Setup of job 3575:
==> flow/design.v <==
module fifo #(
    parameter DEPTH = 32,          
    parameter DATA_WIDTH = 8,      
    parameter PTR_SIZE = 5
) (
    input  wire                   clk,
    input  wire                   rst,
    input  wire                   wr_en,
    input  wire                   re_en,
    input  wire [DATA_WIDTH-1:0]  data_in,
    output wire [DATA_WIDTH-1:0]  data_out,
    output wire                   empty,
    output wire                   full
);
    reg [DATA_WIDTH-1:0] memory [0:DEPTH-1];
    reg [PTR_SIZE-1:0] wr_ptr;
    reg [PTR_SIZE-1:0] rd_ptr;
    reg empty_reg;
    reg full_reg;
    integer i;
    wire wr_fire = wr_en && !full_reg;
    wire rd_fire = re_en && !empty_reg;
    wire [PTR_SIZE-1:0] used = wr_ptr - rd_ptr;
    always @ (posedge clk or posedge rst) begin
        if (rst)
            wr_ptr <= 0;
        else if (wr_fire)
            wr_ptr <= wr_ptr + 1;
    end
    always @ (posedge clk or posedge rst) begin
        if (rst)
            empty_reg <= 1;
        else if (wr_fire && !rd_fire)
            empty_reg <= 0;
        else if (rd_fire && !wr_fire && (used == 1))
            empty_reg <= 1;
    end
    always @ (posedge clk or posedge rst) begin
        if (rst)
            full_reg <= 0;
        else if (wr_fire && !rd_fire && (used == DEPTH - 1))
            full_reg <= 1;
        else if (rd_fire && !wr_fire)
            full_reg <= 0;
    end
    always @ (posedge clk or posedge rst) begin
        if (rst)
            rd_ptr <= 0;
        else if (rd_fire)
            rd_ptr <= rd_ptr + 1;
    end
    always @ (posedge clk or posedge rst) begin
        if (rst) begin
            for (i = 0; i < DEPTH; i = i + 1)
                memory[i] <= {DATA_WIDTH{1'b0}};
        end else if (wr_fire)
            memory[wr_ptr[$clog2(DEPTH)-1:0]] <= data_in;
    end
    assign data_out = (empty_reg) ? {DATA_WIDTH{1'bx}} : memory[rd_ptr[$clog2(DEPTH)-1:0]];
    assign empty = empty_reg;
    assign full  = full_reg;
endmodule
module multiplier #(
    parameter DATA_WIDTH    = 8,                   
    parameter PRODUCT_WIDTH = DATA_WIDTH * 2
) (
    input  wire [DATA_WIDTH-1:0] in1,         
    input  wire [DATA_WIDTH-1:0] in2,          
    output wire [PRODUCT_WIDTH-1:0] product 
);
    assign product = in1 * in2;
endmodule
module adder #(
    parameter DATA_WIDTH = 8,              
    parameter SUM_WIDTH  = DATA_WIDTH + 1   
)(
    input  wire [DATA_WIDTH-1:0] in1,        
    input  wire [DATA_WIDTH-1:0] in2,        
    output wire [SUM_WIDTH-1:0] sum          
);
    assign sum = in1 + in2;
endmodule
module component (
    input  wire         clk,
    input  wire         rst,
    input  wire [31:0]  fifo1_data_in,
    input  wire [31:0]  fifo2_data_in,
    input  wire [31:0]  fifo3_data_in,
    input  wire         fifo1_write_en,
    input  wire         fifo2_write_en,
    input  wire         fifo3_write_en,
    input  wire         fifo1_read_en,
    input  wire         fifo2_read_en,
    input  wire         fifo3_read_en,
    output wire [31:0]  result_out,
    output wire         fifo1_empty,
    output wire         fifo2_empty,
    output wire         fifo3_empty,
    output wire         fifo1_full,
    output wire         fifo2_full,
    output wire         fifo3_full
);
    wire [31:0] fifo1_data_out;
    wire [31:0] fifo2_data_out;
    wire [31:0] fifo3_data_out;
    wire [31:0] mult_result;
    fifo #(
        .DEPTH(16),
        .DATA_WIDTH(32),
        .PTR_SIZE(5)
    ) fifo1_inst (
        .clk(clk),
        .rst(rst),
        .wr_en(fifo1_write_en),
        .re_en(fifo1_read_en),
        .data_in(fifo1_data_in),
        .data_out(fifo1_data_out),
        .empty(fifo1_empty),
        .full(fifo1_full)
    );
    fifo #(
        .DEPTH(16),
        .DATA_WIDTH(32),
        .PTR_SIZE(5)
    ) fifo2_inst (
        .clk(clk),
        .rst(rst),
        .wr_en(fifo2_write_en),
        .re_en(fifo2_read_en),
        .data_in(fifo2_data_in),
        .data_out(fifo2_data_out),
        .empty(fifo2_empty),
        .full(fifo2_full)
    );
    fifo #(
        .DEPTH(16),
        .DATA_WIDTH(32),
        .PTR_SIZE(5)
    ) fifo3_inst (
        .clk(clk),
        .rst(rst),
        .wr_en(fifo3_write_en),
        .re_en(fifo3_read_en),
        .data_in(fifo3_data_in),
        .data_out(fifo3_data_out),
        .empty(fifo3_empty),
        .full(fifo3_full)
    );
    multiplier #(
        .DATA_WIDTH(32),
        .PRODUCT_WIDTH(32)
    ) mult_inst (
        .in1(fifo1_data_out),
        .in2(fifo2_data_out),
        .product(mult_result)
    );
    adder #(
        .DATA_WIDTH(32),
        .SUM_WIDTH(32)
    ) adder_inst (
        .in1(mult_result),
        .in2(fifo3_data_out),
        .sum(result_out)
    );
endmodule
==> flow/config.mk <==
export PLATFORM = sky130hd
export DESIGN_NAME = component
export DESIGN_NICKNAME = component
export VERILOG_FILES = /design/flow/design.v
export SDC_FILE = /design/flow/constraint.sdc
export NUM_CORES = 4
export LEC_CHECK = 0
export CAP_MARGIN = 20
export CELL_PAD_IN_SITES_DETAIL_PLACEMENT = 0
export CORE_MARGIN = 2
export CORE_UTILIZATION = 72
export CTS_CLUSTER_DIAMETER = 29
export CTS_CLUSTER_SIZE = 52
export GPL_ROUTABILITY_DRIVEN = 1
export MAX_ROUTING_LAYER = met4
export MIN_ROUTING_LAYER = met1
export PLACE_DENSITY_LB_ADDON = 0.01
export SETUP_SLACK_MARGIN = 2.18
export SLEW_MARGIN = 30
==> flow/constraint.sdc <==
create_clock -name core_clock -period 7.42 [get_ports {clk}]
set_input_delay 1.4840 -clock core_clock [delete_from_list [all_inputs] [get_ports {clk}]]
set_output_delay 1.4840 -clock core_clock [all_outputs]
set_load 0.01 [all_outputs]
run.sh (not shown) runs the stock make flow with config.mk's settings and CLKGATE_MAP_FILE=.
Job 3575 had finished all stages when the layout checks came back failing, citing negative setup slack.
## Diff of input files: job 8186 against job 3575
Settings: setting ABC_AREA to 1 for the first time; removing CTS_CLUSTER_DIAMETER (formerly 29); changing SETUP_SLACK_MARGIN from 2.18 to 0.88; changing CORE_MARGIN from 2 to 4; changing CTS_CLUSTER_SIZE from 52 to 17; changing PLACE_DENSITY_LB_ADDON from 0.01 to 0.02; changing the clock period (ns, I/O delays scaled along) from 7.42 to 15.0.
### Flow results
- The final layout from job 8186, which completed every stage, passed the timing, DRC and antenna checks at the end of the flow.
- The cell with the biggest individual delay on the critical path comes out o32ai_4 in one run and clkdlybuf4s50_1 in the other, namely in job 3575 and job 8186 respectively.
- Die area in job 8186 is 2.2% above job 3575.
- Comparing job 8186 against job 3575, there is no change at all in final count of pins violating max slew.
- Job 3575 → job 8186: summed standard-cell area reported by yosys has remained practically unchanged; via count has increased.
Input-level comparison between job 213 and job 8186:
Settings: removing CTS_CLUSTER_SIZE (formerly 17); removing ABC_AREA (formerly 1); changing the clock period (ns, I/O delays scaled along) from 15.0 to 17.8.
[summary]
From job 8186 to job 213 the numbers moved as follows: number of buffers other than clock buffers in the final layout saw a decrease, share of the core filled with cells in the final layout shows a reduction of 0.26 points, final-layout non-clock buffer area share -0.70 points. Job 213 and job 8186 ended up with roughly the same core box area. Taking job 8186 as the reference, in job 213 die span in y about even; total length of routed wires fell 34 mm. Synthesized cell count (job 8186 / job 213): 1.5. When the final numbers for job 8186 and job 213 were put side by side, the part of the cycle the worst path needs turned out to be greater in job 8186.
> inputs changed (job 213 -> job 1557)
Settings: CELL_PAD_IN_SITES_GLOBAL_PLACEMENT: unset -> 3; CTS_CLUSTER_SIZE: unset -> 54; SLEW_MARGIN: 30 -> 10; CORE_ASPECT_RATIO: unset -> 0.73; TNS_END_PERCENT: unset -> 45; PLACE_DENSITY_LB_ADDON: 0.02 -> unset; CORE_UTILIZATION: 72 -> 43; CELL_PAD_IN_SITES_DETAIL_PLACEMENT: 0 -> 1; CTS_CLUSTER_DIAMETER: unset -> 28; GPL_TIMING_DRIVEN: unset -> 1; ABC_AREA: unset -> 0; MIN_ROUTING_LAYER: met1 -> met2; PLACE_DENSITY: unset -> 0.94.
Job 1557 has proportion of cell area spent on the clock network above what job 213 had. Job 1557 vs. job 213: share of the cycle needed by the critical path after routing +5.6 points, data arrival at the endpoint of the critical path +1.00 ns. Sequential fraction of total cell area in job 1557 is 3.3 points below job 213. Total negative slack came out exactly the same in job 213 and job 1557. Compared with job 213, job 1557 shows a higher via count of the first global-routing pass.
#### Input delta (job 7734 over job 1557)
Settings: SLEW_MARGIN changed from 10 to 30.
Findings:
Per the final summary, job 7734 finished and its layout is clean on timing, DRC and antenna. Changes observed in job 7734 relative to job 1557: actual slew at the worst max-slew pin saw a decrease, register share of the cell area saw little to no change, TritonCTS buffer count saw a decrease, worst hold slack saw a decrease, area added between synthesis and finish saw an increase.
